==> inputs of 02-27 <==
==> flow/design.v <==
module ex2_1 (
	      input 		 clk, rst, validi,
	      input [31:0] 	 data_in,
	      output logic 	 valido, 
	      output logic [31:0] data_out
	      );
   enum 			 {S0, S1, S2} state, next;
   logic [31:0]  		 a1, a2, a3;
   logic [31:0]			 counter;
   always_ff @(posedge clk or posedge rst) begin
      if (rst) begin
	 data_out <= 32'b0;
	 valido <= 1'b0;
	 state = S0;
	 counter = 0;
	 a1 = 0;
	 a2 = 0;
	 a3 = 0;
      end
      else begin
	 case (state)
	   S0: begin
	      if (validi) 
		  	begin
		  		a1 = data_in;
		  		a2 += data_in;
		  		a3 *= data_in;
		  		data_out <= a2;
		 		if(counter > 2 && (counter % 3 == 0)) 
					begin
	 	 				valido <= 1'b1;
		 			end
		 		next = S1;
		 		counter += 1;
		  	end
		  else 
		  	begin
		 		next = S0;
		 		counter = 0;
				valido <= 1'b0;
	      	end
	   end
	   S1: begin
	      if (validi) 
		  	begin
		 		a1 *= data_in;
		 		a2 = data_in;
		 		a3 += data_in;
		 		data_out <= a3;
		 		if(counter > 2 && (counter % 3 == 1)) 
					begin
	 	 				valido <= 1'b1;
		 			end
		 		next = S2;
		 		counter += 1;
			end	      
		  else 
		  	begin
				next = S0;
				counter = 0;
				valido <= 1'b0;
		  	end
	   end
	   S2: begin
	      if (validi) 
		  	begin
		 		a1 += data_in;
		 		a2 *= data_in;
		 		a3 = data_in;
		 		data_out <= a1;
		 		if(counter % 3 == 2) 
					begin
		 				valido <= 1'b1;
		  			end
	      		next = S0;
		  		counter += 1;
			end
		  else 
		  	begin
				next = S0;
		 		counter = 0;
				valido <= 1'b0;
			end
	   end
	 endcase
	 state = next;
      end
   end
endmodule
==> flow/run.sh <==
#!/bin/bash
# the make line also repeats each setting of config.mk as NAME=value (left out here)
make -C /OpenROAD-flow-scripts/flow DESIGN_CONFIG=/design/flow/config.mk WORK_HOME=/design/flow/orfs CLKGATE_MAP_FILE= finish
==> flow/config.mk <==
export PLATFORM = sky130hd
export DESIGN_NAME = ex2_1
export DESIGN_NICKNAME = ex2_1
export VERILOG_FILES = /design/flow/design.v
export SDC_FILE = /design/flow/constraint.sdc
export NUM_CORES = 4
export LEC_CHECK = 0
export CAP_MARGIN = 15
export CORE_MARGIN = 2
export CORE_UTILIZATION = 72
export CTS_CLUSTER_DIAMETER = 376
export CTS_CLUSTER_SIZE = 97
export PLACE_DENSITY = 0.38
export SETUP_SLACK_MARGIN = -0.58
export SLEW_MARGIN = 20
export TNS_END_PERCENT = 40
==> flow/constraint.sdc <==
create_clock -name core_clock -period 6.66 [get_ports {clk}]
set_input_delay 1.3320 -clock core_clock [delete_from_list [all_inputs] [get_ports {clk}]]
set_output_delay 1.3320 -clock core_clock [all_outputs]
set_load 0.01 [all_outputs]
==> inputs of 07-03, as changes to 02-27 <==
==> flow/config.mk (replaced) <==
export PLATFORM = sky130hd
export DESIGN_NAME = ex2_1
export DESIGN_NICKNAME = ex2_1
export VERILOG_FILES = /design/flow/design.v
export SDC_FILE = /design/flow/constraint.sdc
export NUM_CORES = 4
export LEC_CHECK = 0
export CAP_MARGIN = 15
export CORE_MARGIN = 2
export CORE_UTILIZATION = 71
export HOLD_SLACK_MARGIN = -0.09
export SLEW_MARGIN = 20
==> flow/constraint.sdc (replaced) <==
create_clock -name core_clock -period 8.13 [get_ports {clk}]
set_input_delay 1.6260 -clock core_clock [delete_from_list [all_inputs] [get_ports {clk}]]
set_output_delay 1.6260 -clock core_clock [all_outputs]
set_load 0.01 [all_outputs]
==> inputs of 06-22, as changes to 02-27 <==
==> flow/config.mk (replaced) <==
export PLATFORM = sky130hd
export DESIGN_NAME = ex2_1
export DESIGN_NICKNAME = ex2_1
export VERILOG_FILES = /design/flow/design.v
export SDC_FILE = /design/flow/constraint.sdc
export NUM_CORES = 4
export LEC_CHECK = 0
export ABC_AREA = 0
export CAP_MARGIN = 15
export CORE_MARGIN = 2
export CORE_UTILIZATION = 71
export CTS_CLUSTER_DIAMETER = 28
export HOLD_SLACK_MARGIN = -0.09
export SETUP_SLACK_MARGIN = 2.3
export SLEW_MARGIN = 20
==> flow/constraint.sdc (replaced) <==
create_clock -name core_clock -period 8.23 [get_ports {clk}]
set_input_delay 1.6460 -clock core_clock [delete_from_list [all_inputs] [get_ports {clk}]]
set_output_delay 1.6460 -clock core_clock [all_outputs]
set_load 0.01 [all_outputs]
==> inputs of 09-25, as changes to 02-27 <==
==> flow/config.mk (replaced) <==
export PLATFORM = sky130hd
export DESIGN_NAME = ex2_1
export DESIGN_NICKNAME = ex2_1
export VERILOG_FILES = /design/flow/design.v
export SDC_FILE = /design/flow/constraint.sdc
export NUM_CORES = 4
export LEC_CHECK = 0
export CAP_MARGIN = 20
export CORE_MARGIN = 2
export CORE_UTILIZATION = 34
export SLEW_MARGIN = 20
==> flow/constraint.sdc (replaced) <==
create_clock -name core_clock -period 9.8 [get_ports {clk}]
set_input_delay 1.9600 -clock core_clock [delete_from_list [all_inputs] [get_ports {clk}]]
set_output_delay 1.9600 -clock core_clock [all_outputs]
set_load 0.01 [all_outputs]
==> summary of the runs <==
The lowest worst setup slack belongs to 02-27, the highest to 09-25. 07-03 ran to the end with violations: negative setup slack. 09-25 finished with timing, DRC and antenna clean. 02-27 reached the layout checks and failed them: negative setup slack. 06-22 produced a layout that fails on negative setup slack. Flip-flop count is the same in 09-25 and 06-22. The lowest utilization belongs to 09-25, the highest to 02-27. The highest wire length belongs to 06-22, the lowest to 09-25. Register-to-register slack: 09-25 > 07-03 > 06-22 > 02-27.
==> figures <==
quantity                                                                            07-03                     02-27                     06-22       09-25
Quantity of gates resized following cts                                               231                       280                       331          20
Detailed-route vias per instance                                                     6.09                      6.28                      6.33        5.15
Register-to-Register Path Depth                                                        38                        37                        39          34
Area enclosed by the die boundary                                             0.0874 mm^2               0.0862 mm^2               0.0874 mm^2  0.181 mm^2
Worst EP arrival                                                                  9640 ps                   9590 ps                  10040 ps     9910 ps
Tap cell count                                                                       1134                      1080                      1134        2340
Initial antenna violation count                                                        11                        20                        17          10
Number of logic stages on the critical path including buffering                        39                        37                        40          39
Setup slack of the most critical reg-to-reg path                                  -600 ps                  -2180 ps                   -740 ps      660 ps
WL met3                                                                          29100 um                  33600 um                  37300 um    18600 um
Count of endpoints failing setup in the final report                                   31                        73                        37           0
Result of the run                                                finished with violations  finished with violations  finished with violations  timing/DRC/antenna clean
Violated checks                                                      negative setup slack      negative setup slack      negative setup slack           -
Met1 usage in global routing                                                        61.0%                     61.1%                     60.3%       31.5%
